## old
// archon_top
module archon_top (
    input wire clk,
    input wire reset,  
    input wire [15:0] external_entropy_in,  
    input wire [7:0] analog_entropy_raw,    
    input wire [1:0] ml_predicted_action,  
    input wire ml_risk_flag_top,           
    input wire manual_lock_top,            
    input wire analog_lock_override,
    input wire analog_flush_override,
    input wire quantum_override_signal,  
    input wire [1:0] mission_profile,          
    input wire override_authentication_valid,  
    input wire [7:0] entropy_threshold_fsm,    
    output wire [3:0] cpu_debug_pc,
    output wire [15:0] cpu_debug_instr,
    output wire cpu_debug_stall,
    output wire cpu_debug_flush,
    output wire cpu_debug_lock,
    output wire [7:0] cpu_debug_fsm_entropy_log,
    output wire [2:0] cpu_debug_fsm_instr_type_log,
    output wire cpu_debug_hazard_flag,
    output wire [1:0] cpu_debug_fsm_state,
    output wire cpu_debug_shock_detected,
    output wire [1:0] cpu_debug_classified_entropy,
    output wire system_enable_fire_pulse  
);
    wire archon_top_internal_hazard_to_cpu = 1'b0;  
    pipeline_cpu u_pipeline_cpu (
        .clk(clk),
        .reset(reset),
        .external_entropy_in(external_entropy_in),
        .analog_entropy_raw_in(analog_entropy_raw),
        .ml_predicted_action(ml_predicted_action),  
        .ml_risk_flag_in(ml_risk_flag_top),
  ...
Size: roughly 2800 cells after synthesis, about 370 flip-flops, ~85 I/O pins, about 28000 µm² of cells after synthesis.
Settings: LEC_CHECK=0, CAP_MARGIN=0, CELL_PAD_IN_SITES_DETAIL_PLACEMENT=1, CORE_MARGIN=2, CORE_UTILIZATION=23, GPL_ROUTABILITY_DRIVEN=1, GPL_TIMING_DRIVEN=0, HOLD_SLACK_MARGIN=-0.07, PLACE_DENSITY=0.73, SETUP_SLACK_MARGIN=1.88, SLEW_MARGIN=40; clock period 14.9 ns.
run.sh (not shown) runs the stock make flow with config.mk's settings and CLKGATE_MAP_FILE=.
diff inputs: old => new
- clearing SETUP_SLACK_MARGIN, which used to be 1.88
- swapping 23 for 40 in CORE_UTILIZATION
- clearing HOLD_SLACK_MARGIN, which used to be -0.07
- swapping 40 for 20 in SLEW_MARGIN
- clearing GPL_ROUTABILITY_DRIVEN, which used to be 1
- clearing CELL_PAD_IN_SITES_DETAIL_PLACEMENT, which used to be 1
- clearing GPL_TIMING_DRIVEN, which used to be 0
- swapping 0 for 20 in CAP_MARGIN
- clearing PLACE_DENSITY, which used to be 0.73
- swapping 14.9 for 17.8 in the clock period (ns, I/O delays scaled along)
[summary]
Each of the runs, namely old and new, reached the end of the flow and came out clean. Re number of routed nets with antenna violations: no difference whatsoever between new and old. Taking old as the reference, in new post-route cell area lost about 6.6%, share of the clock period used by the worst path shows an increase of 2.4 points.

* * *

## build 17
archon_top again, from the RTL that the note above started with.
make LEC_CHECK=0 ABC_AREA=1 CAP_MARGIN=20 CORE_MARGIN=2 CORE_UTILIZATION=71 CTS_CLUSTER_DIAMETER=224 GPL_ROUTABILITY_DRIVEN=0 MAX_ROUTING_LAYER=met4 PLACE_DENSITY_LB_ADDON=0.06 SETUP_SLACK_MARGIN=0.88 SLEW_MARGIN=20 finish   # period 9.88 ns
Build 17 finished every stage; the final checks, however, were not passed, the failures being setup timing.
Inputs modified between build 17 and build 52:
- a deleted SETUP_SLACK_MARGIN that had been 0.88
- a deleted PLACE_DENSITY_LB_ADDON that had been 0.06
- a deleted MAX_ROUTING_LAYER that had been met4
- a deleted GPL_ROUTABILITY_DRIVEN that had been 0
- a deleted ABC_AREA that had been 1
- a change of the clock period (ns, I/O delays scaled along) from 9.88 to 10.7
## What came out
Although it ran to completion, build 52 produced a layout that fails the final checks because of setup timing.
Relative to build 17, the final cell area reported for build 52 is higher.
Against build 17, build 52 reports a hold slack that is lower.
Build 52 reports its startpoint of the most critical setup path as ml_predicted_action[0] while build 17 reports ml_predicted_action[1].
Compared with build 17, width of the die in build 52 increased by a few percent.
The inputs of build 2 differ from those of build 52 as listed below.
- changing CORE_UTILIZATION from 71 to 70
- removing CTS_CLUSTER_DIAMETER (formerly 224)
- changing the clock period (ns, I/O delays scaled along) from 10.7 to 6.22
==> comparison <==
Build 52 -> build 2: per-instance average area after synthesis flat. Global-route wire length before repair ended up 10% higher on build 2 than on build 52. Looking at build 2 and build 52, the final RePlAce weighted congestion is a wash. Status: chip area in the Yosys report parity (build 52, build 2). The worst clock skew on the final layout of build 2 and that of build 52 are within noise of each other. In build 2 the implementation completed, yet the final layout does not meet the checks, the culprit being setup timing. Against build 52, number of instances resized during post-cts repair in build 2 rose by more than half.
Modified inputs, build 34 compared to build 2
- CORE_UTILIZATION now 72, was 70
- CTS_CLUSTER_SIZE now 13, previously not set
- CTS_CLUSTER_DIAMETER now 366, previously not set
Results
- In build 34 the implementation ran to completion but is not tape-out ready, as the final checks report setup timing.
- Area added between synthesis and finish: higher on build 2
- Changes observed in build 34 relative to build 2: core footprint dropped about 2.8%; logic share of the area saw an increase.
